[constraint.sdc]
create_clock -name core_clock -period 14.3 [get_ports {clk}]
set_input_delay 2.8600 -clock core_clock [delete_from_list [all_inputs] [get_ports {clk}]]
set_output_delay 2.8600 -clock core_clock [all_outputs]
set_load 0.01 [all_outputs]
[design.v]
module ALU(
    input [31:0] rs1,
    input [31:0] rs2,
    input [3:0]  ALUControl,
    output logic [31:0] rd
);
localparam ADD  = 4'b0000;
localparam SUB  = 4'b1000;
localparam SLL  = 4'b0001;
localparam SLT  = 4'b0010;
localparam SLTU = 4'b0011;
localparam XOR  = 4'b0100;
localparam SRL  = 4'b0101;
localparam SRA  = 4'b1101;
localparam OR   = 4'b0110;
localparam AND  = 4'b0111;
always_comb begin
    unique case (ALUControl) 
        ADD: begin
            rd = rs1 + rs2;
        end
        SUB: begin
            rd = rs1 - rs2;
        end
        SLL: begin
            rd = $unsigned(rs1) << rs2[4:0];
        end
        SLT: begin
            rd = $signed(rs1) < $signed(rs2) ? 1 : 0;
        end
        SLTU: begin
            rd = $unsigned(rs1) < $unsigned(rs2) ? 1 : 0;
        end
        XOR: begin
            rd = rs1 ^ rs2;
        end
        SRL: begin
            rd = $unsigned(rs1) >> rs2[4:0];
        end
        SRA: begin
            rd = $signed(rs1) >>> rs2[4:0];
        end
        OR: begin
            rd = rs1 | rs2;
        end
        AND: begin
            rd = rs1 & rs2;
        end
        default: begin
            rd = 32'b0;
        end
    endcase
end
endmodule
module ALU_Control_Unit(
    input [1:0] ALUOp,
    input [6:0] funct7,
    input [2:0] funct3,
    output logic [3:0] ALUControl
);
localparam ADD  = 4'b0000;
localparam SUB  = 4'b1000;
localparam SLL  = 4'b0001;
localparam SLT  = 4'b0010;
localparam SLTU = 4'b0011;
localparam XOR  = 4'b0100;
localparam SRL  = 4'b0101;
localparam SRA  = 4'b1101;
localparam OR   = 4'b0110;
localparam AND  = 4'b0111;
always_comb begin
    unique case (ALUOp) 
        2'b00: begin
            ALUControl = ADD;
        end
        2'b01: begin
            ALUControl = SUB;
        end
        2'b10: begin
            ALUControl = {funct7[5], funct3};
        end
        2'b11: begin
            if (funct3 == 3'b101) begin         
                ALUControl = {funct7[5], funct3};
            end
            else begin
                ALUControl = {1'b0, funct3};
            end
        end
        default: begin
            ALUControl = ADD;
        end
    endcase
end
endmodule
module Control_Unit(
    input  logic [6:0]  opcode,
    output logic [1:0]  ALUOp,       
    output logic [1:0]  ALUSrcA,     
    output logic        ALUSrcB,            
    output logic        Branch,
    output logic        Jal,
    output logic        Jalr,
    output logic        MemWrite,
    output logic        MemRead,
    output logic [1:0]  ResultSrc,    
    output logic        RegWrite,
    output logic        FALUEnable          
);
always_comb begin
    ALUOp = 2'b00;
    ALUSrcA = 2'b00;
    ALUSrcB = 1'b0;
    Branch = 1'b0;
    Jal = 1'b0;
    Jalr = 1'b0;
    MemWrite = 1'b0;
    MemRead = 1'b0;
    ResultSrc = 2'b00;
    RegWrite = 1'b0;
    FALUEnable = 1'b0;
    case (opcode)
        7'b0110011: begin
            ALUOp = 2'b10;
            RegWrite = 1'b1;
        end
        7'b0000011: begin
            ALUSrcB = 1'b1;
            MemRead = 1'b1;
            ResultSrc = 2'b01;
            RegWrite = 1'b1;
        end
        7'b0010011: begin
            ALUOp = 2'b11;
            ALUSrcB = 1'b1;
            RegWrite = 1'b1;
        end
        7'b1100111: begin
            ALUSrcB = 1'b1;
            Jalr = 1'b1;
            ResultSrc = 2'b10;
            RegWrite = 1'b1;
        end
        7'b0100011: begin
            ALUSrcB = 1'b1;
            MemWrite = 1'b1;
        end
        7'b1100011: begin
            ALUOp = 2'b01;
            Branch = 1'b1;
        end
        7'b0010111: begin
            ALUSrcA = 2'b01;
            ALUSrcB = 1'b1;
            RegWrite = 1'b1;
        end
        7'b0110111: begin
            ALUSrcA = 2'b10;
            ALUSrcB = 1'b1;
            RegWrite = 1'b1;
        end
        7'b1101111: begin
            Jal = 1'b1;
            ResultSrc = 2'b10;
            RegWrite = 1'b1;
        end
    endcase
end
endmodule
module EX_MEM_Reg(
    input clk,
    input rst,
    input [31:0] EX_pc4,
    input [31:0] EX_alu_result,
    input [31:0] EX_rs2_data,
    input [4:0]  EX_rd,
    input [2:0]  EX_funct3,
    input        EX_MemWrite,
    input        EX_MemRead,
    input        EX_RegWrite,
    input [1:0]  EX_ResultSrc,
    output logic [31:0] MEM_pc4,
    output logic [31:0] MEM_alu_result,
    output logic [31:0] MEM_rs2_data,
    output logic [4:0]  MEM_rd,
    output logic [2:0]  MEM_funct3,
    output logic        MEM_MemWrite,
    output logic        MEM_MemRead,
    output logic        MEM_RegWrite,
    output logic [1:0]  MEM_ResultSrc
);
always_ff @(posedge clk or posedge rst) begin
    if (rst) begin
        MEM_pc4         <= 32'b0;
        MEM_alu_result  <= 32'b0;
        MEM_rs2_data    <= 32'b0;
        MEM_rd          <= 5'b0;
        MEM_funct3      <= 3'b0;
        MEM_MemWrite    <= 1'b0;
        MEM_MemRead     <= 1'b0;
        MEM_RegWrite    <= 1'b0;
        MEM_ResultSrc   <= 2'b0;
    end
    else begin
        MEM_pc4         <= EX_pc4;
        MEM_alu_result  <= EX_alu_result;
        MEM_rs2_data    <= EX_rs2_data;
        MEM_rd          <= EX_rd;
        MEM_funct3      <= EX_funct3;
        MEM_MemWrite    <= EX_MemWrite;
        MEM_MemRead     <= EX_MemRead;
        MEM_RegWrite    <= EX_RegWrite;
        MEM_ResultSrc   <= EX_ResultSrc;
    end
end
endmodule
module Forwarding_Unit(
    input [4:0] EX_rs1,
    input [4:0] EX_rs2,
    input [4:0] MEM_rd,
    input       MEM_RegWrite,
    input [4:0] WB_rd,
    input       WB_RegWrite,
    output logic [1:0] ForwardA,
    output logic [1:0] ForwardB
);
always_comb begin
    ForwardA = 2'b00;
    if (MEM_RegWrite && (MEM_rd != 5'b0) && (MEM_rd == EX_rs1)) begin
        ForwardA = 2'b01;
    end
    else if (WB_RegWrite && (WB_rd != 5'b0) && (WB_rd == EX_rs1)) begin
        ForwardA = 2'b10;
    end 
end
always_comb begin
    ForwardB = 2'b00;
    if (MEM_RegWrite && (MEM_rd != 5'b0) && (MEM_rd == EX_rs2)) begin
        ForwardB = 2'b01;
    end
    else if (WB_RegWrite && (WB_rd != 5'b0) && (WB_rd == EX_rs2)) begin
        ForwardB = 2'b10;
    end 
end
endmodule
module Hazard_Detection_Unit(
    input [4:0] ID_rs1,
    input [4:0] ID_rs2,
    input [4:0] EX_rd,
    input       EX_MemRead,
    input ID_Branch,
    input ID_take_branch,
    input ID_Jal,
    input ID_Jalr,
    input ID_Branch_Stall,
    output logic Stall,
    output logic IF_ID_flush,
    output logic ID_EX_flush
);
logic load_use_hazard;
always_comb begin
    load_use_hazard = 1'b0;
    if (EX_MemRead) begin
        if ((EX_rd == ID_rs1) || (EX_rd == ID_rs2)) begin
            if (EX_rd != 5'b0) begin
                load_use_hazard = 1'b1;
            end
        end
    end
end
logic control_hazard;
logic branch_hazard;     
logic jump_hazard;       
always_comb begin
    branch_hazard = 1'b0;
    jump_hazard = 1'b0;
    if (ID_Branch && ID_take_branch) begin
        branch_hazard = 1'b1;
    end
    if (ID_Jal || ID_Jalr) begin
        jump_hazard = 1'b1;
    end
    control_hazard = (branch_hazard || jump_hazard) && !Stall;
end
assign Stall = ID_Branch_Stall || load_use_hazard;
always_comb begin
    IF_ID_flush = 1'b0;
    if (control_hazard) begin
        IF_ID_flush = 1'b1;
    end
end
always_comb begin
    ID_EX_flush = 1'b0;
    if (Stall) begin
        ID_EX_flush = 1'b1;
    end
    if (branch_hazard && control_hazard) begin
        ID_EX_flush = 1'b1;
    end
end
endmodule
module ID_EX_Reg(
    input clk,
    input rst,
    input flush,
    input [31:0] ID_PC,
    input [31:0] ID_pc4,
    input [31:0] ID_rs1_data,
    input [31:0] ID_rs2_data,
    input [31:0] ID_imm,
    input [4:0] ID_rs1,
    input [4:0] ID_rs2,
    input [4:0] ID_rd,
    input [2:0] ID_funct3,
    input [3:0] ID_ALUControl,
    input [1:0] ID_ALUSrcA,
    input       ID_ALUSrcB,
    input       ID_MemWrite,
    input       ID_MemRead,
    input       ID_RegWrite,
    input [1:0] ID_ResultSrc,
    output logic [31:0] EX_PC,
    output logic [31:0] EX_pc4,
    output logic [31:0] EX_rs1_data,
    output logic [31:0] EX_rs2_data,
    output logic [31:0] EX_imm,
    output logic [4:0] EX_rs1,
    output logic [4:0] EX_rs2,
    output logic [4:0] EX_rd,
    output logic [2:0] EX_funct3,
    output logic [3:0] EX_ALUControl,
    output logic [1:0] EX_ALUSrcA,
    output logic       EX_ALUSrcB,
    output logic       EX_MemWrite,
    output logic       EX_MemRead,
    output logic       EX_RegWrite,
    output logic [1:0] EX_ResultSrc
);
always_ff @(posedge clk or posedge rst) begin
    if (rst) begin
        EX_PC       <= 32'b0;
        EX_pc4      <= 32'b0;
        EX_rs1_data <= 32'b0;
        EX_rs2_data <= 32'b0;
        EX_imm      <= 32'b0;
        EX_rs1      <= 5'b0;
        EX_rs2      <= 5'b0;
        EX_rd       <= 5'b0;
        EX_funct3   <= 3'b0;
        EX_ALUControl <= 4'b0;
        EX_ALUSrcA  <= 2'b0;
        EX_ALUSrcB  <= 1'b0;
        EX_MemWrite <= 1'b0;
        EX_MemRead  <= 1'b0;
        EX_RegWrite <= 1'b0;
        EX_ResultSrc <= 2'b0;
    end
    else if (flush) begin
        EX_PC       <= 32'b0;
        EX_pc4      <= 32'b0;
        EX_rs1_data <= 32'b0;
        EX_rs2_data <= 32'b0;
        EX_imm      <= 32'b0;
        EX_rs1      <= 5'b0;
        EX_rs2      <= 5'b0;
        EX_rd       <= 5'b0;
        EX_funct3   <= 3'b0;
        EX_ALUControl <= 4'b0;
        EX_ALUSrcA  <= 2'b0;
        EX_ALUSrcB  <= 1'b0;
        EX_MemWrite <= 1'b0;
        EX_MemRead  <= 1'b0;
        EX_RegWrite <= 1'b0;
        EX_ResultSrc <= 2'b0;
    end
    else begin
        EX_PC       <= ID_PC;
        EX_pc4      <= ID_pc4;
        EX_rs1_data <= ID_rs1_data;
        EX_rs2_data <= ID_rs2_data;
        EX_imm      <= ID_imm;
        EX_rs1      <= ID_rs1;
        EX_rs2      <= ID_rs2;
        EX_rd       <= ID_rd;
        EX_funct3   <= ID_funct3;
        EX_ALUControl <= ID_ALUControl;
        EX_ALUSrcA  <= ID_ALUSrcA;
        EX_ALUSrcB  <= ID_ALUSrcB;
        EX_MemWrite <= ID_MemWrite;
        EX_MemRead  <= ID_MemRead;
        EX_RegWrite <= ID_RegWrite;
        EX_ResultSrc <= ID_ResultSrc;
    end
end
endmodule
module ID_Forwarding_Unit(
    input [4:0] ID_rs1,
    input [4:0] ID_rs2,
    input       ID_Branch,       
    input       ID_Jalr,
    input [4:0] EX_rd,
    input       EX_RegWrite,
    input       EX_MemRead,
    input [4:0] MEM_rd,
    input       MEM_RegWrite,
    input       MEM_MemRead,
    input [4:0] WB_rd,
    input       WB_RegWrite,
    output logic [1:0] ID_ForwardA,
    output logic [1:0] ID_ForwardB,
    output logic ID_Branch_Stall
);
logic need_forwarding;
assign need_forwarding = ID_Branch || ID_Jalr;
always_comb begin
    ID_ForwardA = 2'b00;
    if (need_forwarding) begin
        if (MEM_RegWrite && (MEM_rd != 5'b0) && (MEM_rd == ID_rs1)) begin
            ID_ForwardA = 2'b01;
        end
        else if (WB_RegWrite && (WB_rd != 5'b0) && (WB_rd == ID_rs1)) begin
            ID_ForwardA = 2'b10;
        end
    end
end
always_comb begin
    ID_ForwardB = 2'b00;
    if (need_forwarding) begin
        if (MEM_RegWrite && (MEM_rd != 5'b0) && (MEM_rd == ID_rs2)) begin
            ID_ForwardB = 2'b01;
        end
        else if (WB_RegWrite && (WB_rd != 5'b0) && (WB_rd == ID_rs2)) begin
            ID_ForwardB = 2'b10;
        end
    end
end
always_comb begin
    ID_Branch_Stall = 1'b0;
    if (need_forwarding) begin
        if (EX_RegWrite && (EX_rd != 5'b0)) begin
            if ((EX_rd == ID_rs1) || (EX_rd == ID_rs2)) begin
                ID_Branch_Stall = 1'b1;
            end
        end
        if (MEM_MemRead && MEM_RegWrite && (MEM_rd != 5'b0)) begin
            if ((MEM_rd == ID_rs1) || (MEM_rd == ID_rs2)) begin
                ID_Branch_Stall = 1'b1;
            end
        end
    end
end
endmodule
module IF_ID_Reg(
    input clk,
    input rst,
    input stall,
    input flush,
    input [31:0] IF_PC,
    input [31:0] IF_pc4,
    input [31:0] IF_instr,
    output logic [31:0] ID_PC,
    output logic [31:0] ID_pc4,
    output logic [31:0] ID_instr
);
always_ff @(posedge clk or posedge rst) begin
    if (rst) begin
        ID_PC       <= 32'b0;
        ID_pc4      <= 32'b0;
        ID_instr    <= 32'h00000013;  
    end
    else if (flush) begin
        ID_PC       <= 32'b0;
        ID_pc4      <= 32'b0;
        ID_instr    <= 32'h00000013;
    end
    else if (!stall) begin
        ID_PC       <= IF_PC;
        ID_pc4      <= IF_pc4;
        ID_instr    <= IF_instr;
    end
end
endmodule
module MEM_WB_Reg(
    input clk,
    input rst,
    input [31:0] MEM_pc4,
    input [31:0] MEM_alu_result,
    input [31:0] MEM_load_data,
    input [4:0]  MEM_rd,
    input        MEM_RegWrite,
    input [1:0]  MEM_ResultSrc,
    output logic [31:0] WB_pc4,
    output logic [31:0] WB_alu_result,
    output logic [31:0] WB_load_data,
    output logic [4:0]  WB_rd,
    output logic        WB_RegWrite,
    output logic [1:0]  WB_ResultSrc
);
always_ff @(posedge clk or posedge rst) begin
    if (rst) begin
        WB_pc4          <= 32'b0;
        WB_alu_result   <= 32'b0;
        WB_load_data    <= 32'b0;
        WB_rd           <= 5'b0;
        WB_RegWrite     <= 1'b0;
        WB_ResultSrc    <= 2'b0;
    end
    else begin
        WB_pc4          <= MEM_pc4;
        WB_alu_result   <= MEM_alu_result;
        WB_load_data    <= MEM_load_data;
        WB_rd           <= MEM_rd;
        WB_RegWrite     <= MEM_RegWrite;
        WB_ResultSrc    <= MEM_ResultSrc;
    end
end
endmodule
module branch_decision(
    input       Branch,
    input [2:0] funct3,
    input       eq,
    input       lt,
    input       ltu,
    output logic take_branch
);
localparam BEQ  = 3'b000;
localparam BNE  = 3'b001;
localparam BLT  = 3'b100;
localparam BGE  = 3'b101;
localparam BLTU = 3'b110;
localparam BGEU = 3'b111;
always_comb begin
    if (!Branch) begin
        take_branch = 1'b0;
    end
    else begin
        case (funct3)
            BEQ: begin
                take_branch = eq;
            end
            BNE: begin
                take_branch = ~eq;
            end
            BLT: begin
                take_branch = lt;
            end
            BGE: begin
                take_branch = ~lt;
            end
            BLTU: begin
                take_branch = ltu;
            end
            BGEU: begin
                take_branch = ~ltu;
            end
            default: begin
                take_branch = 1'b0;
            end
        endcase
    end
end
endmodule
module comparator(
    input [31:0] rs1,
    input [31:0] rs2,
    output logic eq,
    output logic lt,
    output logic ltu
);
assign eq = (rs1 == rs2);
assign lt = ($signed(rs1) < $signed(rs2));
assign ltu = (rs1 < rs2);
endmodule
module imm_gen(
    input  logic [31:0] instr,
    output logic [31:0] imm
);
logic [6:0] opcode;
assign opcode = instr[6:0];
always_comb begin
    case(opcode) 
        7'b0000011, 7'b0010011, 7'b1100111: begin
            imm = {{20{instr[31]}}, instr[31:20]};
        end
        7'b0100011: begin
            imm = {{20{instr[31]}}, instr[31:25], instr[11:7]};
        end
        7'b1100011: begin
            imm = {{19{instr[31]}}, instr[31], instr[7], instr[30:25], instr[11:8], 1'b0};
        end
        7'b0010111, 7'b0110111: begin
            imm = {instr[31:12], 12'b0};
        end
        7'b1101111: begin
            imm = {{11{instr[31]}}, instr[31], instr[19:12], instr[20], instr[30:21], 1'b0};
        end
        default: begin
            imm = 32'b0;
        end
    endcase
end
endmodule
module load_data(
    input        MemRead,
    input [31:0] dm_rdata,
    input [2:0]  funct3,
    input [31:0] alu_result,
    output logic [31:0] load_data_final
);
localparam LW  = 3'b010;
localparam LB  = 3'b000;
localparam LH  = 3'b001;
localparam LBU = 3'b100;
localparam LHU = 3'b101;
always_comb begin
    load_data_final = 32'b0;
    if (MemRead) begin
        load_data_final = dm_rdata;
        case (funct3)
            LW: begin
                load_data_final = dm_rdata;
            end
            LB: begin
                case (alu_result[1:0]) 
                    2'b00: load_data_final = {{24{dm_rdata[7]}}, dm_rdata[7:0]};
                    2'b01: load_data_final = {{24{dm_rdata[15]}}, dm_rdata[15:8]};
                    2'b10: load_data_final = {{24{dm_rdata[23]}}, dm_rdata[23:16]};
                    2'b11: load_data_final = {{24{dm_rdata[31]}}, dm_rdata[31:24]};
                endcase
            end
            LH: begin
                case (alu_result[1])
                    1'b0: load_data_final = {{16{dm_rdata[15]}}, dm_rdata[15:0]};
                    1'b1: load_data_final = {{16{dm_rdata[31]}}, dm_rdata[31:16]};
                endcase
            end
            LBU: begin
                case (alu_result[1:0])
                    2'b00: load_data_final = {24'b0, dm_rdata[7:0]};
                    2'b01: load_data_final = {24'b0, dm_rdata[15:8]};
                    2'b10: load_data_final = {24'b0, dm_rdata[23:16]};
                    2'b11: load_data_final = {24'b0, dm_rdata[31:24]};
                endcase
            end 
            LHU: begin
                case(alu_result[1])
                    1'b0: load_data_final = {16'b0, dm_rdata[15:0]};
                    1'b1: load_data_final = {16'b0, dm_rdata[31:16]};
                endcase
            end
        endcase
    end
end
endmodule
module pc_mux(
    input [1:0]  PCSel,
    input [31:0] pc4,
    input [31:0] pc_imm,
    input [31:0] ALU_Result,
    output logic [31:0] pc_next
);
always_comb begin
    case (PCSel)
        2'b00: begin
            pc_next = pc4;
        end
        2'b01: begin
            pc_next = pc_imm;
        end
        2'b10: begin
            pc_next = {ALU_Result[31:1], 1'b0};
        end
        default: begin
            pc_next = pc4;
        end
    endcase
end
endmodule
module pc_select(
    input Branch,
    input take_branch,
    input Jal,
    input Jalr,
    output logic [1:0] PCSel
);
always_comb begin
    if (Jalr) begin
        PCSel = 2'b10;
    end
    else if (Jal) begin
        PCSel = 2'b01;
    end
    else if (Branch && take_branch) begin
        PCSel = 2'b01;
    end
    else begin
        PCSel = 2'b00;
    end
end
endmodule
module regfile(
    input logic clk,
    input  logic [4:0]  rs1_addr,
    input  logic [4:0]  rs2_addr,
    output logic [31:0] rs1_data,
    output logic [31:0] rs2_data,
    input  logic        we,
    input  logic [4:0]  rd_addr,
    input  logic [31:0] rd_data
);
logic [31:0] regs [31:0];
assign rs1_data = (rs1_addr == 5'b0) ? 32'b0 :
                  (we && (rd_addr == rs1_addr)) ? rd_data : regs[rs1_addr];
assign rs2_data = (rs2_addr == 5'b0) ? 32'b0 :
                  (we && (rd_addr == rs2_addr)) ? rd_data : regs[rs2_addr];
always_ff @(posedge clk) begin
    if (we && (rd_addr != 5'b0)) begin
        regs[rd_addr] <= rd_data;
    end
end
endmodule
module store_data(
    input [2:0]  funct3,
    input        MemWrite,
    input [31:0] rs2_data,
    input [31:0] alu_result,
    output logic [3:0]  dm_web,
    output logic [31:0] dm_wdata
);
localparam SW = 3'b010;
localparam SB = 3'b000;
localparam SH = 3'b001;
always_comb begin
    dm_wdata = 32'b0;
    dm_web = 4'b1111;
    if (MemWrite) begin
        case(funct3)
            SB: begin
                dm_wdata = {4{rs2_data[7:0]}};
                case (alu_result[1:0]) 
                    2'b00: dm_web = 4'b1110;
                    2'b01: dm_web = 4'b1101;
                    2'b10: dm_web = 4'b1011;
                    2'b11: dm_web = 4'b0111;
                endcase
            end
            SH: begin
                dm_wdata = {2{rs2_data[15:0]}};
                case (alu_result[1:0]) 
                    2'b00: dm_web = 4'b1100;
                    2'b10: dm_web = 4'b0011;
                    default: dm_web = 4'b1111;
                endcase
            end
            SW: begin
                dm_wdata = rs2_data;
                dm_web = 4'b0;
            end
            default: begin
                dm_wdata = rs2_data;
                dm_web = 4'b1111;
            end
        endcase
    end
end
endmodule
module CPU(
    input logic clk,
    input logic rst,
    output logic [31:0] im_addr,
    input  logic [31:0] im_rdata,     
    output logic [31:0] dm_addr,
    output logic [31:0] dm_wdata,    
    output logic [3:0]  dm_web,       
    input  logic [31:0] dm_rdata      
);
logic [31:0] IF_PC;
logic [31:0] IF_pc4;
logic [31:0] IF_PC_next;
logic [31:0] IF_instr;
logic [31:0] ID_PC;
logic [31:0] ID_pc4;
logic [31:0] ID_instr;
logic IF_ID_stall;
logic IF_ID_flush;
logic [6:0] ID_opcode;
logic [4:0] ID_rd;
logic [2:0] ID_funct3;
logic [4:0] ID_rs1;
logic [4:0] ID_rs2;
logic [6:0] ID_funct7;
logic [31:0] ID_rs1_data;
logic [31:0] ID_rs2_data;
logic [31:0] ID_imm;
logic [1:0] ID_ALUOp;
logic [1:0] ID_ALUSrcA;
logic ID_ALUSrcB;
logic ID_Branch;
logic ID_Jal;
logic ID_Jalr;
logic ID_MemWrite;
logic ID_MemRead;
logic ID_RegWrite;
logic [1:0] ID_ResultSrc;
logic [3:0] ID_ALUControl;
logic [31:0] ID_pc_imm;
logic [31:0] ID_jalr_target;
logic ID_eq;
logic ID_lt;
logic ID_ltu;
logic ID_take_branch;
logic [1:0] ID_PCSel;
logic [1:0] ID_ForwardA;
logic [1:0] ID_ForwardB;
logic [31:0] ID_forward_rs1;
logic [31:0] ID_forward_rs2;
logic ID_Branch_Stall;
logic ID_EX_flush;
logic [31:0] EX_PC;
logic [31:0] EX_pc4;
logic [31:0] EX_rs1_data;
logic [31:0] EX_rs2_data;
logic [31:0] EX_imm;
logic [4:0] EX_rs1;
logic [4:0] EX_rs2;
logic [4:0] EX_rd;
logic [2:0] EX_funct3;
logic [3:0] EX_ALUControl;
logic [1:0] EX_ALUSrcA;
logic EX_ALUSrcB;
logic EX_MemWrite;
logic EX_MemRead;
logic EX_RegWrite;
logic [1:0] EX_ResultSrc;
logic [31:0] EX_alu_in1;
logic [31:0] EX_alu_in2;
logic [31:0] EX_alu_result;
logic [1:0] ForwardA;
logic [1:0] ForwardB;
logic [31:0] EX_forward_rs1;
logic [31:0] EX_forward_rs2;
logic [31:0] MEM_pc4;
logic [31:0] MEM_alu_result;
logic [31:0] MEM_rs2_data;
logic [4:0] MEM_rd;
logic [2:0] MEM_funct3;
logic MEM_MemWrite;
logic MEM_MemRead;
logic MEM_RegWrite;
logic [1:0] MEM_ResultSrc;
logic [31:0] MEM_load_data;
logic [31:0] MEM_fwd_data;
logic [31:0] WB_pc4;
logic [31:0] WB_alu_result;
logic [31:0] WB_load_data;
logic [4:0] WB_rd;
logic WB_RegWrite;
logic [1:0] WB_ResultSrc;
logic [31:0] WB_write_data;
assign im_addr = IF_PC;
assign IF_instr = im_rdata;
assign IF_pc4 = IF_PC + 32'd4;
pc_mux u_pc_mux(
    .PCSel(ID_PCSel),
    .pc4(IF_pc4),
    .pc_imm(ID_pc_imm),
    .ALU_Result(ID_jalr_target),
    .pc_next(IF_PC_next)
);
always_ff @(posedge clk or posedge rst) begin
    if (rst) begin
        IF_PC <= 32'b0;
    end
    else if (!IF_ID_stall) begin
        IF_PC <= IF_PC_next;
    end
end
Hazard_Detection_Unit u_hazard_detection(
    .ID_rs1(ID_rs1),
    .ID_rs2(ID_rs2),
    .EX_rd(EX_rd),
    .EX_MemRead(EX_MemRead),
    .ID_Branch(ID_Branch),
    .ID_take_branch(ID_take_branch),
    .ID_Jal(ID_Jal),
    .ID_Jalr(ID_Jalr),
    .ID_Branch_Stall(ID_Branch_Stall),
    .Stall(IF_ID_stall),
    .IF_ID_flush(IF_ID_flush),
    .ID_EX_flush(ID_EX_flush)
);
IF_ID_Reg u_IF_ID_Reg(
    .clk(clk),
    .rst(rst),
    .stall(IF_ID_stall),
    .flush(IF_ID_flush),
    .IF_PC(IF_PC),
    .IF_pc4(IF_pc4),
    .IF_instr(IF_instr),
    .ID_PC(ID_PC),
    .ID_pc4(ID_pc4),
    .ID_instr(ID_instr)
);
assign ID_opcode = ID_instr[6:0];
assign ID_rd = ID_instr[11:7];
assign ID_funct3 = ID_instr[14:12];
assign ID_rs1 = ID_instr[19:15];
assign ID_rs2 = ID_instr[24:20];
assign ID_funct7 = ID_instr[31:25];
regfile u_regfile(
    .clk(clk),
    .rs1_addr(ID_rs1),
    .rs2_addr(ID_rs2),
    .rs1_data(ID_rs1_data),
    .rs2_data(ID_rs2_data),
    .we(WB_RegWrite),
    .rd_addr(WB_rd),
    .rd_data(WB_write_data)
);
imm_gen u_imm(
    .instr(ID_instr),
    .imm(ID_imm)
);
assign ID_pc_imm = ID_PC + ID_imm;
assign ID_jalr_target = ID_forward_rs1 + ID_imm;
ID_Forwarding_Unit u_id_forwarding(
    .ID_rs1(ID_rs1),
    .ID_rs2(ID_rs2),
    .ID_Branch(ID_Branch),
    .ID_Jalr(ID_Jalr),
    .EX_rd(EX_rd),
    .EX_RegWrite(EX_RegWrite),
    .EX_MemRead(EX_MemRead),
    .MEM_rd(MEM_rd),
    .MEM_RegWrite(MEM_RegWrite),
    .MEM_MemRead(MEM_MemRead),
    .WB_rd(WB_rd),
    .WB_RegWrite(WB_RegWrite),
    .ID_ForwardA(ID_ForwardA),
    .ID_ForwardB(ID_ForwardB),
    .ID_Branch_Stall(ID_Branch_Stall)
);
always_comb begin
    case (ID_ForwardA)
        2'b00: ID_forward_rs1 = ID_rs1_data;
        2'b01: ID_forward_rs1 = MEM_fwd_data;
        2'b10: ID_forward_rs1 = WB_write_data;
        default: ID_forward_rs1 = ID_rs1_data;
    endcase
end
always_comb begin
    case (ID_ForwardB)
        2'b00: ID_forward_rs2 = ID_rs2_data;
        2'b01: ID_forward_rs2 = MEM_fwd_data;
        2'b10: ID_forward_rs2 = WB_write_data;
        default: ID_forward_rs2 = ID_rs2_data;
    endcase
end
Control_Unit u_ctrl(
    .opcode(ID_opcode),
    .ALUOp(ID_ALUOp),
    .ALUSrcA(ID_ALUSrcA),
    .ALUSrcB(ID_ALUSrcB),
    .Branch(ID_Branch),
    .Jal(ID_Jal),
    .Jalr(ID_Jalr),
    .MemWrite(ID_MemWrite),
    .MemRead(ID_MemRead),
    .ResultSrc(ID_ResultSrc),
    .RegWrite(ID_RegWrite),
    .FALUEnable()
);
ALU_Control_Unit u_aluctrl(
    .ALUOp(ID_ALUOp),
    .funct7(ID_funct7),
    .funct3(ID_funct3),
    .ALUControl(ID_ALUControl)
);
comparator u_com(
    .rs1(ID_forward_rs1),
    .rs2(ID_forward_rs2),
    .eq(ID_eq),
    .lt(ID_lt),
    .ltu(ID_ltu)
);
branch_decision u_br_dec(
    .Branch(ID_Branch),
    .funct3(ID_funct3),
    .eq(ID_eq),
    .lt(ID_lt),
    .ltu(ID_ltu),
    .take_branch(ID_take_branch)
);
pc_select u_pc_sel(
    .Branch(ID_Branch),
    .take_branch(ID_take_branch),
    .Jal(ID_Jal),
    .Jalr(ID_Jalr),
    .PCSel(ID_PCSel)
);
ID_EX_Reg u_ID_EX_Reg(
    .clk(clk),
    .rst(rst),
    .flush(ID_EX_flush),
    .ID_PC(ID_PC),
    .ID_pc4(ID_pc4),
    .ID_rs1_data(ID_rs1_data),
    .ID_rs2_data(ID_rs2_data),
    .ID_imm(ID_imm),
    .ID_rs1(ID_rs1),
    .ID_rs2(ID_rs2),
    .ID_rd(ID_rd),
    .ID_funct3(ID_funct3),
    .ID_ALUControl(ID_ALUControl),
    .ID_ALUSrcA(ID_ALUSrcA),
    .ID_ALUSrcB(ID_ALUSrcB),
    .ID_MemWrite(ID_MemWrite),
    .ID_MemRead(ID_MemRead),
    .ID_RegWrite(ID_RegWrite),
    .ID_ResultSrc(ID_ResultSrc),
    .EX_PC(EX_PC),
    .EX_pc4(EX_pc4),
    .EX_rs1_data(EX_rs1_data),
    .EX_rs2_data(EX_rs2_data),
    .EX_imm(EX_imm),
    .EX_rs1(EX_rs1),
    .EX_rs2(EX_rs2),
    .EX_rd(EX_rd),
    .EX_funct3(EX_funct3),
    .EX_ALUControl(EX_ALUControl),
    .EX_ALUSrcA(EX_ALUSrcA),
    .EX_ALUSrcB(EX_ALUSrcB),
    .EX_MemWrite(EX_MemWrite),
    .EX_MemRead(EX_MemRead),
    .EX_RegWrite(EX_RegWrite),
    .EX_ResultSrc(EX_ResultSrc)
);
Forwarding_Unit u_forwarding(
    .EX_rs1(EX_rs1),
    .EX_rs2(EX_rs2),
    .MEM_rd(MEM_rd),
    .MEM_RegWrite(MEM_RegWrite),
    .WB_rd(WB_rd),
    .WB_RegWrite(WB_RegWrite),
    .ForwardA(ForwardA),
    .ForwardB(ForwardB)
);
always_comb begin
    case (ForwardA)
        2'b00: EX_forward_rs1 = EX_rs1_data;
        2'b01: EX_forward_rs1 = MEM_fwd_data;
        2'b10: EX_forward_rs1 = WB_write_data;
        default: EX_forward_rs1 = EX_rs1_data;
    endcase
end
always_comb begin
    case (ForwardB)
        2'b00: EX_forward_rs2 = EX_rs2_data;
        2'b01: EX_forward_rs2 = MEM_fwd_data;
        2'b10: EX_forward_rs2 = WB_write_data;
        default: EX_forward_rs2 = EX_rs2_data;
    endcase
end
always_comb begin
    case (EX_ALUSrcA) 
        2'b00: EX_alu_in1 = EX_forward_rs1;
        2'b01: EX_alu_in1 = EX_PC;
        2'b10: EX_alu_in1 = 32'b0;
        default: EX_alu_in1 = EX_forward_rs1;
    endcase
end
assign EX_alu_in2 = (EX_ALUSrcB) ? EX_imm : EX_forward_rs2;
ALU u_alu(
    .rs1(EX_alu_in1),
    .rs2(EX_alu_in2),
    .ALUControl(EX_ALUControl),
    .rd(EX_alu_result)
);
EX_MEM_Reg u_EX_MEM_Reg(
    .clk(clk),
    .rst(rst),
    .EX_pc4(EX_pc4),
    .EX_alu_result(EX_alu_result),
    .EX_rs2_data(EX_forward_rs2),
    .EX_rd(EX_rd),
    .EX_funct3(EX_funct3),
    .EX_MemWrite(EX_MemWrite),
    .EX_MemRead(EX_MemRead),
    .EX_RegWrite(EX_RegWrite),
    .EX_ResultSrc(EX_ResultSrc),
    .MEM_pc4(MEM_pc4),
    .MEM_alu_result(MEM_alu_result),
    .MEM_rs2_data(MEM_rs2_data),
    .MEM_rd(MEM_rd),
    .MEM_funct3(MEM_funct3),
    .MEM_MemWrite(MEM_MemWrite),
    .MEM_MemRead(MEM_MemRead),
    .MEM_RegWrite(MEM_RegWrite),
    .MEM_ResultSrc(MEM_ResultSrc)
);
assign dm_addr = MEM_alu_result;
assign MEM_fwd_data = (MEM_ResultSrc == 2'b10) ? MEM_pc4 : MEM_alu_result;
store_data u_store_data(
    .funct3(MEM_funct3),
    .MemWrite(MEM_MemWrite),
    .rs2_data(MEM_rs2_data),
    .alu_result(MEM_alu_result),
    .dm_web(dm_web),
    .dm_wdata(dm_wdata)
);
load_data u_load_data(
    .MemRead(MEM_MemRead),
    .dm_rdata(dm_rdata),
    .funct3(MEM_funct3),
    .alu_result(MEM_alu_result),
    .load_data_final(MEM_load_data)
);
MEM_WB_Reg u_MEM_WB_Reg(
    .clk(clk),
    .rst(rst),
    .MEM_pc4(MEM_pc4),
    .MEM_alu_result(MEM_alu_result),
    .MEM_load_data(MEM_load_data),
    .MEM_rd(MEM_rd),
    .MEM_RegWrite(MEM_RegWrite),
    .MEM_ResultSrc(MEM_ResultSrc),
    .WB_pc4(WB_pc4),
    .WB_alu_result(WB_alu_result),
    .WB_load_data(WB_load_data),
    .WB_rd(WB_rd),
    .WB_RegWrite(WB_RegWrite),
    .WB_ResultSrc(WB_ResultSrc)
);
always_comb begin
    case (WB_ResultSrc)
        2'b00: WB_write_data = WB_alu_result;
        2'b01: WB_write_data = WB_load_data;
        2'b10: WB_write_data = WB_pc4;
        default: WB_write_data = 32'b0;
    endcase
end
endmodule
[run.sh]
#!/bin/bash
# the make line also repeats each setting of config.mk as NAME=value (left out here)
make -C /OpenROAD-flow-scripts/flow DESIGN_CONFIG=/design/flow/config.mk WORK_HOME=/design/flow/orfs CLKGATE_MAP_FILE= finish
[config.mk]
export PLATFORM = sky130hd
export DESIGN_NAME = CPU
export DESIGN_NICKNAME = CPU
export VERILOG_FILES = /design/flow/design.v
export SDC_FILE = /design/flow/constraint.sdc
export NUM_CORES = 4
export LEC_CHECK = 0
export ABC_AREA = 1
export CAP_MARGIN = 20
export CELL_PAD_IN_SITES_DETAIL_PLACEMENT = 1
export CELL_PAD_IN_SITES_GLOBAL_PLACEMENT = 0
export CORE_ASPECT_RATIO = 1.36
export CORE_MARGIN = 7
export CORE_UTILIZATION = 30
export CTS_CLUSTER_DIAMETER = 65
export GPL_ROUTABILITY_DRIVEN = 1
export GPL_TIMING_DRIVEN = 1
export HOLD_SLACK_MARGIN = 0.22
export MAX_ROUTING_LAYER = met5
export PLACE_DENSITY_LB_ADDON = 0.0
export SETUP_SLACK_MARGIN = 2.2
export SLEW_MARGIN = 20
==> results.txt, run 1 <==
PwrDens - 152 nW/um^2
Seq. cell area - 43,900 sq um
Die H - 644 um
Endpoints failing hold - 0
Area Growth Syn to Fin - 14.0%
Latency at later pin - 0.89 ns
Mean Syn Cell Area - 8.39 sq um
Slowest-stage cell, CP - o311ai_0
Yosys stat area - 87,600 sq um
Clock network fraction of total power - 32.7%
Tally of OpenROAD warnings - 123
Top cells by count - 1,799 x nand2_1, 1,492 x o21ai_0, 1,024 x edfxtp_1
Fin area - 99,800 sq um
Yosys cell types - 74
Overall Global Routing Usage - 29.6%
Power, Total - 15.2 mW
Status - complete, no violations
Reg2Reg Launch Point - u_IF_ID_Reg.ID_instr[20]$_DFFE_PP0P_
Die Width - 477 um
Top cells, area - edfxtp_1 35%, dfrtp_1 15%, o21ai_0 8.5%
Worst path most repeated cell - nand2_1
Comb power frac - 28.5%
Clock transition at path regs - 0.06 ns
Initial antenna violation count - 20
Hold buffers post-CTS - 0
Synth warnings - 18
Filler Cells Inserted - 34,000
Clk. pwr - 4.96 mW
Slew margin rel. - 9.18%
RSZ-0062 raised after global routing - false
Worst r2r dst - IF_PC[10]$_DFFE_PP0N_
Slew at the pin closest to its max-slew limit - 1.35 ns
EDFF count, synth - 1,024
Internal - 9.48 mW
Root Buffer - clkbuf_16
Setup Viol. Count Final - 0
Type of the worst setup path - flop to flop
Ys flop type - edfxtp_1
Congestion Overflow GR - 0
Synth top cell by count - nand2_1
Hold depth - 0
Setup TNS - 0 ns
Sequential Power Share - 38.8%
Combinational Area - 37,200 sq um
Critical path capture point type - flop
Cell type with the largest total area - edfxtp_1
Compound Share, Synth - 19.6%
Core Region - 291,000 sq um
Worst path depth - 28
Vias - 80,200
Largest net degree at the start of global routing - 210
Peak supply drop - 94.0 uV
Power Combinational - 4.32 mW
CP top delay family - buffers and inverters
Initial DRC Count - 5,467
Total CTS buffers - 194
Final #Nets - 10,700
Final worst path period share - 58.0%
WL/cell - 32.8 um
Worst reg2reg path depth - 28
I/O Pins - 166
Clock Sinks - 1,549
Clock skew - 0.0565 ns
Min-delay src - u_ID_EX_Reg.EX_pc4[11]$_DFF_PP0_
Final Util - 34.3%
CTS tree - yes
Adder Share, Synth - 2.85%
CP startpoint kind - flop
DRT Wirelength - 473,000 um
Number of max-cap violations - 0
Vias in the first global route - 82,600
Rows - 231
Post-DRT Antenna Nets - 0
Worst setup startpoint - u_IF_ID_Reg.ID_instr[20]$_DFFE_PP0P_
Tmin final - 8.29 ns
Fin Hold WS - 0.340 ns
Net Sw Power - 5.69 mW
Static leakage - 40.3 nW
Global-route wire length before repair - 654,000 um
Cell Area, Placed - 93,500 sq um
Pre-Place Util - 30.1%
Drt pass-1 iters - 7
MUX share of area - 0%
Top power group - registers
Max Root-Sink Buffers - 4
Routed vias/inst - 5.57
Cell count after synthesis - 10,400
Hpwl dp - 327,000 um
Flop2flop setup slack - 6.01 ns
Yosys cell count - 10,400
Seq power - 5.88 mW
Synth Area in Simple Gates - 18.7%
XOR/XNOR Area Share - 0.790%
Setup bufs post-CTS - 0
Drt drc - 0
Critical path buffers and inverters - 6
Comb area leader - AND-OR/OR-AND gates
Synthesized area - 87,600 sq um
Synth Register Bits - 1,549
Slowest Stage Delay on Critical Path - 1.01 ns
Die area - 307,000 sq um
CP required - 15.09 ns
Crit path DAT - 9.08 ns
CP max FO - 142
Area leader share - 35.1%
RePlAce Congestion - 0.961
Asr flop ratio synth - 33.9%
H-tree depth - 4
Worst Hold Class - flop to flop
Fmax - 121 MHz
Switching Fraction - 37.5%
CTS resizes - 0
Hold Crit Endpoint - u_EX_MEM_Reg.MEM_pc4[11]$_DFF_PP0_
Worst setup path end - IF_PC[10]$_DFFE_PP0N_
Sequential fraction of the synthesis area - 50.1%
I/O Buffers - 165
Final Max Slew Viols - 0
stage by stage:
step                std cells  setup WS, ns
floorplan               10500          4.31
global placement        14000          5.83
detailed placement      14000          5.94
CTS                     14400          5.89
global route            14400          5.64
finish                  14400          6.01
layout make-up:
| type | count | share of cell area, % |
|---|---|---|
| repair buffers | 413 | 3.73 |
| flip-flops and latches | 1549 | 44.0 |
| diodes | 22 | 0.0552 |
| inverters | 1041 | 3.95 |
| clock inverters | 90 | 0.865 |
| clock buffers | 256 | 5.33 |
| multi-input cells | 7189 | 37.2 |
| well taps | 3844 | 4.82 |
metal layers:
layer	vias up	GRT usage (%)	wire, um
met3	844	2.83	17000
li1	36000	-	-
met1	41300	35.1	190000
met2	2136	52.3	233000
met5	-	0	18
met4	2	17.0	33600
==> inputs of run 2 (changes only) <==
- ABC_AREA: 1 -> not set
- CELL_PAD_IN_SITES_GLOBAL_PLACEMENT: 0 -> not set
- CORE_ASPECT_RATIO: 1.36 -> 0.87
- CORE_MARGIN: 7 -> 8
- CORE_UTILIZATION: 30 -> 40
- CTS_CLUSTER_DIAMETER: 65 -> 323
- CTS_CLUSTER_SIZE: not set -> 73
- GPL_ROUTABILITY_DRIVEN: 1 -> 0
- GPL_TIMING_DRIVEN: 1 -> 0
- HOLD_SLACK_MARGIN: 0.22 -> 0.25
- MAX_ROUTING_LAYER: met5 -> not set
- MIN_ROUTING_LAYER: not set -> met2
- PLACE_DENSITY_LB_ADDON: 0.0 -> 0.13
- SETUP_SLACK_MARGIN: 2.2 -> not set
- TNS_END_PERCENT: not set -> 25
- clock period: 14.3 -> 6.26 ns (I/O delays scaled with it)
==> run 2 against run 1 <==
Effect of this change:
- the flow now stops in global routing
- die size down 27%
- synthesized cell count shrank 39%
- area after synthesis down 4.9%
==> results.txt, run 2 <==
Synthesized area - 83,300 sq um
Compound Share, Synth - 11.1%
First error - [ERROR GRT-0232] Routing congestion too high. Check the congestion heatmap in the GUI.
Die area - 223,000 sq um
Synth top cell by count - edfxtp_1
Exit stage - global routing
EDFF count, synth - 1,024
Synth warnings - 18
Total CTS buffers - 25
Sequential fraction of the synthesis area - 52.7%
Yosys stat area - 83,300 sq um
Congestion Overflow GR - 1
Yosys cell count - 6,323
Yosys cell types - 107
Rows - 156
Comb area leader - multiplexers
Status - did not finish
Pre-Place Util - 40.2%
Overall Global Routing Usage - 55.8%
Ys flop type - edfxtp_1
Hold buffers post-CTS - 0
Cell type with the largest total area - edfxtp_1
H-tree depth - 1
I/O Buffers - 165
I/O Pins - 166
Cell count after synthesis - 6,323
Die H - 442 um
Die Width - 505 um
Top cells, area - edfxtp_1 37%, dfrtp_1 16%, mux4_2 15%
Synth Register Bits - 1,549
Max Root-Sink Buffers - 3
Core Region - 207,000 sq um
Root Buffer - clkbuf_16
Asr flop ratio synth - 33.9%
Area leader share - 36.9%
Hpwl dp - 286,000 um
Adder Share, Synth - 2.99%
XOR/XNOR Area Share - 1.61%
MUX share of area - 20.2%
Pre-CTS WS - -5.11 ns
Top cells by count - 1,024 x edfxtp_1, 561 x mux4_2, 522 x dfrtp_1
Synth Area in Simple Gates - 8.36%
Mean Syn Cell Area - 13.2 sq um
Clock Sinks - 1,549
==> run 2: per-layer routing <==
| metal | track usage (%) | GRT overflow |
|---|---|---|
| met3 | 67.7 | 0 |
| met5 | 56.0 | 0 |
| met4 | 36.2 | 0 |
| met1 | - | - |
| met2 | 56.3 | 1 |
==> run 2: repair_timing <==
item / 4_1_cts
endpoints found under the hold margin: 0
pin swaps: 59
endpoints found under the setup margin: 341
buffers inserted: 85
gates resized: 885
gates cloned: 7
==> run 2: through the flow <==
step | utilization, % | power [mW] | std cells | area [sq um]
4_1_cts | 46.8 | 27.4 | 9526 | 97000
3_3_place_gp | 42.7 | 22.5 | 9284 | 88500
2_1_floorplan | - | 18.2 | 6354 | 83400
3_5_place_dp | 44.5 | 23.3 | 9408 | 92200
==> inputs of run 3 (changes only) <==
- ABC_AREA: not set -> 1
- CELL_PAD_IN_SITES_DETAIL_PLACEMENT: 1 -> not set
- CORE_ASPECT_RATIO: 0.87 -> not set
- CORE_MARGIN: 8 -> 2
- CORE_UTILIZATION: 40 -> 72
- CTS_CLUSTER_DIAMETER: 323 -> 97
- CTS_CLUSTER_SIZE: 73 -> 60
- GPL_ROUTABILITY_DRIVEN: 0 -> not set
- GPL_TIMING_DRIVEN: 0 -> not set
- HOLD_SLACK_MARGIN: 0.25 -> 0.28
- MIN_ROUTING_LAYER: met2 -> not set
- PLACE_DENSITY_LB_ADDON: 0.13 -> 0.04
- SETUP_SLACK_MARGIN: not set -> -0.13
- TNS_END_PERCENT: 25 -> not set
- clock period: 6.26 -> 4.06 ns (I/O delays scaled with it)
==> run 3 against run 2 <==
Effect of this change:
- the run again fails in global routing
- synthesized cell count is 65% higher
- die size is 44% lower
- area after synthesis is 5.1% higher
==> results.txt, run 3 <==
Status - did not finish
Exit stage - global routing
First error - [ERROR GRT-0116] Global routing finished with congestion. Check the congestion regions in the DRC Viewer.
Compound Share, Synth - 19.6%
Cell type with the largest total area - edfxtp_1
Area leader share - 35.1%
Die area - 124,000 sq um
I/O Buffers - 165
Die Width - 353 um
Die H - 353 um
Overall Global Routing Usage - 72.3%
Clock Sinks - 1,549
Synth top cell by count - nand2_1
Yosys stat area - 87,600 sq um
H-tree depth - 2
Synth Area in Simple Gates - 18.7%
Ys flop type - edfxtp_1
Synth warnings - 18
Yosys cell types - 74
Hpwl dp - 256,000 um
Synth Register Bits - 1,549
EDFF count, synth - 1,024
Synthesized area - 87,600 sq um
Core Region - 120,000 sq um
Cell count after synthesis - 10,400
Adder Share, Synth - 2.85%
Mean Syn Cell Area - 8.39 sq um
Comb area leader - AND-OR/OR-AND gates
Congestion Overflow GR - 52
Max Root-Sink Buffers - 3
XOR/XNOR Area Share - 0.790%
I/O Pins - 166
Root Buffer - clkbuf_16
Rows - 127
Hold buffers post-CTS - 0
Total CTS buffers - 43
Asr flop ratio synth - 33.9%
Pre-Place Util - 72.8%
MUX share of area - 0%
Yosys cell count - 10,400
RePlAce Congestion - 1.28
Sequential fraction of the synthesis area - 50.1%
Top cells by count - 1,799 x nand2_1, 1,492 x o21ai_0, 1,024 x edfxtp_1
Top cells, area - edfxtp_1 35%, dfrtp_1 15%, o21ai_0 8.5%
==> run 3: per-layer routing <==
layer	track usage [%]	GRT overflow
met1	74.3	2
met4	67.3	28
met5	35.1	1
met3	57.0	6
met2	88.0	15
==> run 3: metrics by stage <==
stage / instances / hold WS [ns] / power, mW / setup slack (ns) / cell area (sq um)
floorplan: 10500 / 0.331 / 28.1 / -3.88 / 87700
global placement: 13100 / 0.333 / 36.6 / -1.01 / 102000
detailed placement: 13100 / 0.336 / 37.2 / -1.18 / 102000
CTS: 13300 / 0.374 / 45.7 / -0.795 / 107000
==> run 3: repair_timing <==
| item | 4_1_cts |
|---|---|
| pin swaps | 117 |
| resized | 518 |
| setup endpoints to repair | 344 |
| gates cloned | 24 |
| buffers inserted | 133 |
==> inputs of run 4 (changes only) <==
- ABC_AREA: 1 -> 0
- CELL_PAD_IN_SITES_GLOBAL_PLACEMENT: not set -> 0
- CORE_MARGIN: 2 -> 3
- CORE_UTILIZATION: 72 -> 69
- CTS_CLUSTER_DIAMETER: 97 -> not set
- CTS_CLUSTER_SIZE: 60 -> 35
- GPL_ROUTABILITY_DRIVEN: not set -> 1
- GPL_TIMING_DRIVEN: not set -> 1
- MAX_ROUTING_LAYER: not set -> met5
- PLACE_DENSITY_LB_ADDON: 0.04 -> 0.0
- SETUP_SLACK_MARGIN: -0.13 -> 0.3
- clock period: 4.06 -> 6.18 ns (I/O delays scaled with it)
==> run 4 against run 3 <==
Effect of this change:
- the flow again stops in global routing
- die size is 0.41% higher
- area after synthesis shrank 4.9%
- synthesized cell count decreased by 39%
==> results.txt, run 4 <==
Synth top cell by count - edfxtp_1
Cell type with the largest total area - edfxtp_1
Exit stage - global routing
Sequential fraction of the synthesis area - 52.7%
Area leader share - 36.9%
Core Region - 119,000 sq um
Adder Share, Synth - 2.99%
I/O Buffers - 165
Die H - 353 um
Yosys stat area - 83,300 sq um
Status - did not finish
Cell count after synthesis - 6,323
Clock Sinks - 1,549
Synth Area in Simple Gates - 8.36%
Comb area leader - multiplexers
Ys flop type - edfxtp_1
Congestion Overflow GR - 1,901
Top cells, area - edfxtp_1 37%, dfrtp_1 16%, mux4_2 15%
Die Width - 353 um
Synth warnings - 18
Max Root-Sink Buffers - 3
Mean Syn Cell Area - 13.2 sq um
Compound Share, Synth - 11.1%
H-tree depth - 4
First error - [ERROR GRT-0116] Global routing finished with congestion. Check the congestion regions in the DRC Viewer.
RePlAce Congestion - 1.08
Pre-CTS WS - -0.381 ns
Pre-Place Util - 70.1%
Root Buffer - clkbuf_16
Yosys cell count - 6,323
Hpwl dp - 240,000 um
I/O Pins - 166
MUX share of area - 20.2%
Overall Global Routing Usage - 75.6%
Yosys cell types - 107
Total CTS buffers - 157
Top cells by count - 1,024 x edfxtp_1, 561 x mux4_2, 522 x dfrtp_1
Synthesized area - 83,300 sq um
Asr flop ratio synth - 33.9%
EDFF count, synth - 1,024
Die area - 125,000 sq um
Synth Register Bits - 1,549
XOR/XNOR Area Share - 1.61%
Rows - 126
-- run 4: per-layer routing --
metal / track usage, % / overflow
met5: 37.8 / 21
met4: 71.7 / 628
met3: 59.9 / 123
met2: 92.6 / 1025
met1: 76.1 / 104
-- run 4: repair_timing --
action                                  CTS
endpoints found under the setup margin  323
hold buffers                              0
pin swaps                                74
setup buffers                           148
gates resized                           310
cloned                                   19
-- run 4: stage by stage --
stage	hold WS [ns]	TNS [ns]	util (%)	instances	area (sq um)
after global placement	0.334	-14.99	76.2	8221	90600
after CTS	0.346	0	83.2	8677	98900
after detailed placement	0.338	-35.78	76.2	8221	90600
after floorplan	0.331	-1142.56	-	6354	83600
==> inputs of run 5 (changes only) <==
- ABC_AREA: 0 -> not set
- CELL_PAD_IN_SITES_GLOBAL_PLACEMENT: 0 -> not set
- CORE_MARGIN: 3 -> 2
- CORE_UTILIZATION: 69 -> 55
- CTS_CLUSTER_SIZE: 35 -> not set
- GPL_ROUTABILITY_DRIVEN: 1 -> not set
- GPL_TIMING_DRIVEN: 1 -> not set
- HOLD_SLACK_MARGIN: 0.28 -> not set
- MAX_ROUTING_LAYER: met5 -> not set
- PLACE_DENSITY_LB_ADDON: 0.0 -> not set
- SETUP_SLACK_MARGIN: 0.3 -> not set
- clock period: 6.18 -> 4.43 ns (I/O delays scaled with it)
==> run 5 against run 4 <==
Effect of this change:
- now fails the layout checks on negative setup slack
- die size is 24% higher
- area after synthesis stayed put
- synthesized cell count unchanged
==> results.txt, run 5 <==
Top cells by count - 1,024 x edfxtp_1, 561 x mux4_2, 522 x dfrtp_1
Pre-Place Util - 55.5%
Clock transition at path regs - 0.06 ns
Congestion Overflow GR - 0
Compound Share, Synth - 11.1%
Min-delay src - u_ID_EX_Reg.EX_pc4[25]$_DFF_PP0_
Asr flop ratio synth - 33.9%
CP max FO - 8
Synth Area in Simple Gates - 8.36%
Vias in the first global route - 67,900
RePlAce Congestion - 1.04
RSZ-0062 raised after global routing - true
Drt pass-1 iters - 6
Synth Register Bits - 1,549
Seq power - 19.4 mW
Slowest-stage cell, CP - mux4_2
CTS tree - yes
Cell count after synthesis - 6,323
Ys flop type - edfxtp_1
Net Sw Power - 16.8 mW
Max Root-Sink Buffers - 3
Vias - 69,000
Clock Sinks - 1,549
Overall Global Routing Usage - 44.9%
Worst r2r dst - IF_PC[17]$_DFFE_PP0N_
Die H - 393 um
Power Combinational - 16.4 mW
Total CTS buffers - 161
Global-route wire length before repair - 489,000 um
Mean Syn Cell Area - 13.2 sq um
Adder Share, Synth - 2.99%
Layout violations - negative setup slack
Latency at later pin - 0.85 ns
Final #Nets - 8,115
Drt drc - 0
XOR/XNOR Area Share - 1.61%
Static leakage - 43.1 nW
Status - failed layout checks
Worst reg2reg path depth - 29
H-tree depth - 4
Worst path depth - 29
Pre-CTS WS - -1.96 ns
Post-DRT Antenna Nets - 0
Routed vias/inst - 6.90
Hold Crit Endpoint - u_EX_MEM_Reg.MEM_pc4[25]$_DFF_PP0_
Peak supply drop - 566 uV
Tally of OpenROAD warnings - 99
Comb area leader - multiplexers
Cell type with the largest total area - edfxtp_1
Yosys stat area - 83,300 sq um
Initial antenna violation count - 13
Die Width - 393 um
Die area - 155,000 sq um
Slew margin rel. - 24.7%
Clock network fraction of total power - 27.8%
Initial DRC Count - 10,200
Critical path capture point type - flop
Setup Viol. Count Final - 344
Comb power frac - 33.0%
Filler Cells Inserted - 9,906
Top power group - registers
Fmax - 160 MHz
Critical path buffers and inverters - 12
Worst setup path end - IF_PC[17]$_DFFE_PP0N_
EDFF count, synth - 1,024
Worst path most repeated cell - buf_4
Top cells, area - edfxtp_1 37%, dfrtp_1 16%, mux4_2 15%
Root Buffer - clkbuf_16
Synthesized area - 83,300 sq um
CP required - 5.11 ns
Yosys cell types - 107
Hold depth - 0
I/O Pins - 166
Power, Total - 49.6 mW
Slowest Stage Delay on Critical Path - 0.51 ns
PwrDens - 455 nW/um^2
Core Region - 150,000 sq um
Flop2flop setup slack - -1.80 ns
Hold buffers post-CTS - 0
Final worst path period share - 141%
Type of the worst setup path - flop to flop
Crit path DAT - 6.91 ns
Worst setup startpoint - u_IF_ID_Reg.ID_instr[20]$_DFFE_PP0P_
Hpwl dp - 237,000 um
Reg2Reg Launch Point - u_IF_ID_Reg.ID_instr[20]$_DFFE_PP0P_
Endpoints failing hold - 0
Synth warnings - 18
DRT Wirelength - 349,000 um
Sequential Power Share - 39.2%
Sequential fraction of the synthesis area - 52.7%
Switching Fraction - 34.0%
Synth top cell by count - edfxtp_1
Clk. pwr - 13.8 mW
CP startpoint kind - flop
Setup TNS - -529.70 ns
Area leader share - 36.9%
Rows - 142
Slew at the pin closest to its max-slew limit - 1.13 ns
Tmin final - 6.23 ns
Final Max Slew Viols - 0
Clock skew - 0.0622 ns
Internal - 32.8 mW
Setup ws final - -1.80 ns
Yosys cell count - 6,323
MUX share of area - 20.2%
Number of max-cap violations - 0
Largest net degree at the start of global routing - 94
Worst Hold Class - flop to flop
CP top delay family - buffers and inverters
WL/cell - 35.0 um
I/O Buffers - 165
Area Growth Syn to Fin - 30.7%
[run 5: area by class of cell]
| class | count | area [sq um] | area share, % |
|---|---|---|---|
| Antenna cell | 3 | 7.51 | 0.00689 |
| Clock buffer | 204 | 4310 | 3.96 |
| Clock inverter | 82 | 996 | 0.915 |
| Inverter | 139 | 531 | 0.487 |
| Multi-Input combinational cell | 4183 | 39900 | 36.7 |
| Sequential cell | 1549 | 43900 | 40.3 |
| Tap cell | 2016 | 2520 | 2.32 |
| Timing Repair Buffer | 1818 | 16600 | 15.3 |
[run 5: per-stage QoR]
stage          hold slack, ns  std cells  utilization (%)  cell area [sq um]
4_1_cts                 0.319       9947             71.5             107000
3_5_place_dp            0.335       9495             65.8              98800
2_1_floorplan           0.331       6354                -              85100
6_report                0.325       9994             72.5             109000
3_3_place_gp            0.333       9495             65.8              98800
5_1_grt                 0.334       9991             72.5             109000
[run 5: metal layers]
layer | track usage [%] | part of all wire (%)
met1 | 60.1 | 36
met5 | 0 | 0.035
met3 | 10.8 | 12
met2 | 67.5 | 45
met4 | 25.5 | 7.0
[run 5: what timing repair did]
item	in CTS	in global routing
buffers inserted	140	58
pin swaps	49	75
endpoints found under the setup margin	344	344
cloned	33	7
resized	311	305
==> inputs of run 6 (changes only) <==
- CORE_UTILIZATION: 55 -> 66
- CTS_CLUSTER_SIZE: not set -> 41
- clock period: 4.43 -> 6.3 ns (I/O delays scaled with it)
==> run 6 against run 5 <==
Effect of this change:
- the layout still fails its checks (negative setup slack)
- non-clock buffer count is 1137 lower
- sequential share of layout area is 5.3 points higher
- setup slack improved by 1.6 ns
- final cell count fell by 15%
- first-iteration DRC count is 38% higher
- clock power shrank 29%
- utilization increased by 4.1 points
- register-to-register slack improved by 1.6 ns
- synthesized cell count did not move
- worst hold slack improved by 0.023 ns
- total power fell by 34%
==> results.txt, run 6 <==
Status - failed layout checks
Layout violations - negative setup slack
Type of the worst setup path - flop to flop
Yosys cell count - 6,323
Sequential Power Share - 41.9%
WL/cell - 40.7 um
Cell type with the largest total area - edfxtp_1
Core Region - 125,000 sq um
Reg2Reg Launch Point - u_IF_ID_Reg.ID_instr[15]$_DFFE_PP0P_
Synth Register Bits - 1,549
CP top delay family - AND-OR/OR-AND gates
Final Max Slew Viols - 0
Synth top cell by count - edfxtp_1
Power Combinational - 9.07 mW
Initial antenna violation count - 36
I/O Buffers - 165
RePlAce Congestion - 1.08
Drt drc - 0
Net Sw Power - 11.3 mW
Worst path most repeated cell - buf_12
Latency at later pin - 0.86 ns
CP startpoint kind - flop
Endpoints failing hold - 0
Setup ws final - -0.189 ns
Global-route wire length before repair - 484,000 um
Internal - 21.2 mW
Synth warnings - 18
PwrDens - 338 nW/um^2
CP required - 7.04 ns
Largest net degree at the start of global routing - 168
Yosys cell types - 107
H-tree depth - 4
Tmin final - 6.49 ns
Number of max-cap violations - 0
MUX share of area - 20.2%
Tally of OpenROAD warnings - 108
Clock skew - 0.0672 ns
Crit path DAT - 7.23 ns
Drt pass-1 iters - 22
Synth Area in Simple Gates - 8.36%
Root Buffer - clkbuf_16
Die area - 129,000 sq um
Top cells, area - edfxtp_1 37%, dfrtp_1 16%, mux4_2 15%
Slew margin rel. - 18.1%
Hold depth - 0
Slew at the pin closest to its max-slew limit - 1.23 ns
Vias - 68,300
Rows - 130
Worst setup path end - IF_PC[2]$_DFFE_PP0N_
Clock network fraction of total power - 30.2%
Area leader share - 36.9%
Synthesized area - 83,300 sq um
Flop2flop setup slack - -0.19 ns
Worst r2r dst - IF_PC[2]$_DFFE_PP0N_
Sequential fraction of the synthesis area - 52.7%
Worst reg2reg path depth - 27
DRT Wirelength - 347,000 um
Mean Syn Cell Area - 13.2 sq um
Total CTS buffers - 159
Critical path buffers and inverters - 8
Final #Nets - 6,975
Pre-CTS WS - -0.233 ns
Die Width - 359 um
Min-delay src - u_ID_EX_Reg.EX_pc4[24]$_DFF_PP0_
Yosys stat area - 83,300 sq um
Top cells by count - 1,024 x edfxtp_1, 561 x mux4_2, 522 x dfrtp_1
Switching Fraction - 34.8%
Final worst path period share - 103%
Worst path depth - 27
Cell count after synthesis - 6,323
Vias in the first global route - 66,000
CTS tree - yes
Top power group - registers
Adder Share, Synth - 2.99%
Slowest-stage cell, CP - o21ai_0
Hold buffers post-CTS - 0
EDFF count, synth - 1,024
Hpwl dp - 215,000 um
Worst setup startpoint - u_IF_ID_Reg.ID_instr[15]$_DFFE_PP0P_
Area Growth Syn to Fin - 15.4%
Clock transition at path regs - 0.07 ns
Comb power frac - 27.9%
Post-DRT Antenna Nets - 0
Clock Sinks - 1,549
Slowest Stage Delay on Critical Path - 0.85 ns
Final Util - 76.7%
Ys flop type - edfxtp_1
Asr flop ratio synth - 33.9%
Worst Hold Class - flop to flop
Setup Viol. Count Final - 121
Compound Share, Synth - 11.1%
Clk. pwr - 9.82 mW
Initial DRC Count - 14,100
Comb area leader - multiplexers
Fmax - 154 MHz
Peak supply drop - 366 uV
Die H - 359 um
Hold Crit Endpoint - u_EX_MEM_Reg.MEM_pc4[24]$_DFF_PP0_
CP max FO - 13
Critical path capture point type - flop
I/O Pins - 166
Routed vias/inst - 8.02
XOR/XNOR Area Share - 1.61%
Max Root-Sink Buffers - 3
Seq power - 13.6 mW
Overall Global Routing Usage - 53.2%
Static leakage - 36.4 nW
Pre-Place Util - 66.4%
Congestion Overflow GR - 0
==> run 6: stage by stage <==
step | setup TNS, ns | hold slack (ns) | cell area [sq um] | cells | total power, mW
5_1_grt | -9.73 | 0.353 | 96100 | 8498 | 33.0
4_1_cts | 0 | 0.348 | 95400 | 8475 | 31.7
6_report | -6.10 | 0.349 | 96100 | 8516 | 32.5
3_3_place_gp | -3.46 | 0.335 | 89900 | 8171 | 21.9
2_1_floorplan | -1092.16 | 0.331 | 83400 | 6354 | 18.1
3_5_place_dp | -1.02 | 0.336 | 90000 | 8172 | 22.1
==> run 6: timing repair <==
item / 4_1_cts / 5_1_grt
setup endpoints to repair: 190 / 320
cloned: 1 / 2
pin swaps: 0 / 19
gates resized: 13 / 102
buffers inserted: 8 / 19
endpoints found under the hold margin: 0 / 0
==> run 6: layout make-up <==
class,instances,area (sq um)
antenna,21,52.6
inverter,139,528
sequential,1549,43900
fill,7173,29300
clock inverter,90,976
tap,1650,2060
timing repair buffer,681,6410
multi-input combinational,4182,37900
clock buffer,204,4300
==> run 6: per-layer routing <==
layer | global-route usage (%) | share of wire (%)
met5 | 1.85 | 0.13
met3 | 23.5 | 16
met2 | 76.5 | 42
met4 | 38.4 | 10
met1 | 64.0 | 31
==> inputs of run 7 (changes only) <==
- CAP_MARGIN: 20 -> 0
- CORE_UTILIZATION: 66 -> 70
- CTS_CLUSTER_DIAMETER: not set -> 365
- CTS_CLUSTER_SIZE: 41 -> 40
- PLACE_DENSITY_LB_ADDON: not set -> 0.0
- SETUP_SLACK_MARGIN: not set -> 1.32
- TNS_END_PERCENT: not set -> 5
- clock period: 6.3 -> 5.83 ns (I/O delays scaled with it)
==> run 7 against run 6 <==
Effect of this change:
- area after synthesis unchanged
- die size decreased by 5.7%
- the flow now stops in global routing
- synthesized cell count unchanged
==> results.txt, run 7 <==
# placed instances - 8,392
Pre-Place Util - 70.6%
Synth warnings - 18
Yosys cell types - 107
Asr flop ratio synth - 33.9%
Hold buffers post-CTS - 0
Cell type with the largest total area - edfxtp_1
Die Width - 349 um
Root Buffer - clkbuf_16
Synthesized area - 83,300 sq um
I/O Pins - 166
Cell count after synthesis - 6,323
Synth Register Bits - 1,549
Yosys stat area - 83,300 sq um
Rows - 126
Comb area leader - multiplexers
Top cells, area - edfxtp_1 37%, dfrtp_1 16%, mux4_2 15%
Exit stage - global routing
Synth Area in Simple Gates - 8.36%
MUX share of area - 20.2%
Core Region - 118,000 sq um
Hpwl dp - 263,000 um
Total CTS buffers - 44
Area leader share - 36.9%
RePlAce Congestion - 1.10
XOR/XNOR Area Share - 1.61%
Die H - 349 um
Max Root-Sink Buffers - 3
Ys flop type - edfxtp_1
Clock Sinks - 1,549
H-tree depth - 2
Top cells by count - 1,024 x edfxtp_1, 561 x mux4_2, 522 x dfrtp_1
Overall Global Routing Usage - 76.0%
Status - did not finish
Sequential fraction of the synthesis area - 52.7%
Pre-CTS WS - -0.911 ns
Compound Share, Synth - 11.1%
Mean Syn Cell Area - 13.2 sq um
Yosys cell count - 6,323
Congestion Overflow GR - 1,989
I/O Buffers - 165
Synth top cell by count - edfxtp_1
First error - [ERROR GRT-0116] Global routing finished with congestion. Check the congestion regions in the DRC Viewer.
Adder Share, Synth - 2.99%
Die area - 122,000 sq um
EDFF count, synth - 1,024
-- run 7: stage by stage --
stage          power (mW)  util, %  cell area, sq um
4_1_cts              29.9     82.0             96900
3_3_place_gp         24.2     78.2             92400
3_5_place_dp         24.7     78.3             92400
2_1_floorplan        19.5        -             83400
-- run 7: per-layer routing --
| metal | GRT overflow | global-route usage [%] |
|---|---|---|
| met1 | 94 | 78.7 |
| met2 | 1201 | 94.3 |
| met3 | 96 | 57.5 |
| met4 | 595 | 70.1 |
| met5 | 3 | 33.8 |
-- run 7: repair_timing --
| item | in CTS |
|---|---|
| resized | 439 |
| cloned | 16 |
| setup buffers | 111 |
| endpoints found under the hold margin | 0 |
| pin swaps | 148 |
| endpoints found under the setup margin | 345 |
Power figures rest on the tool's default switching activity, not on a simulated workload.
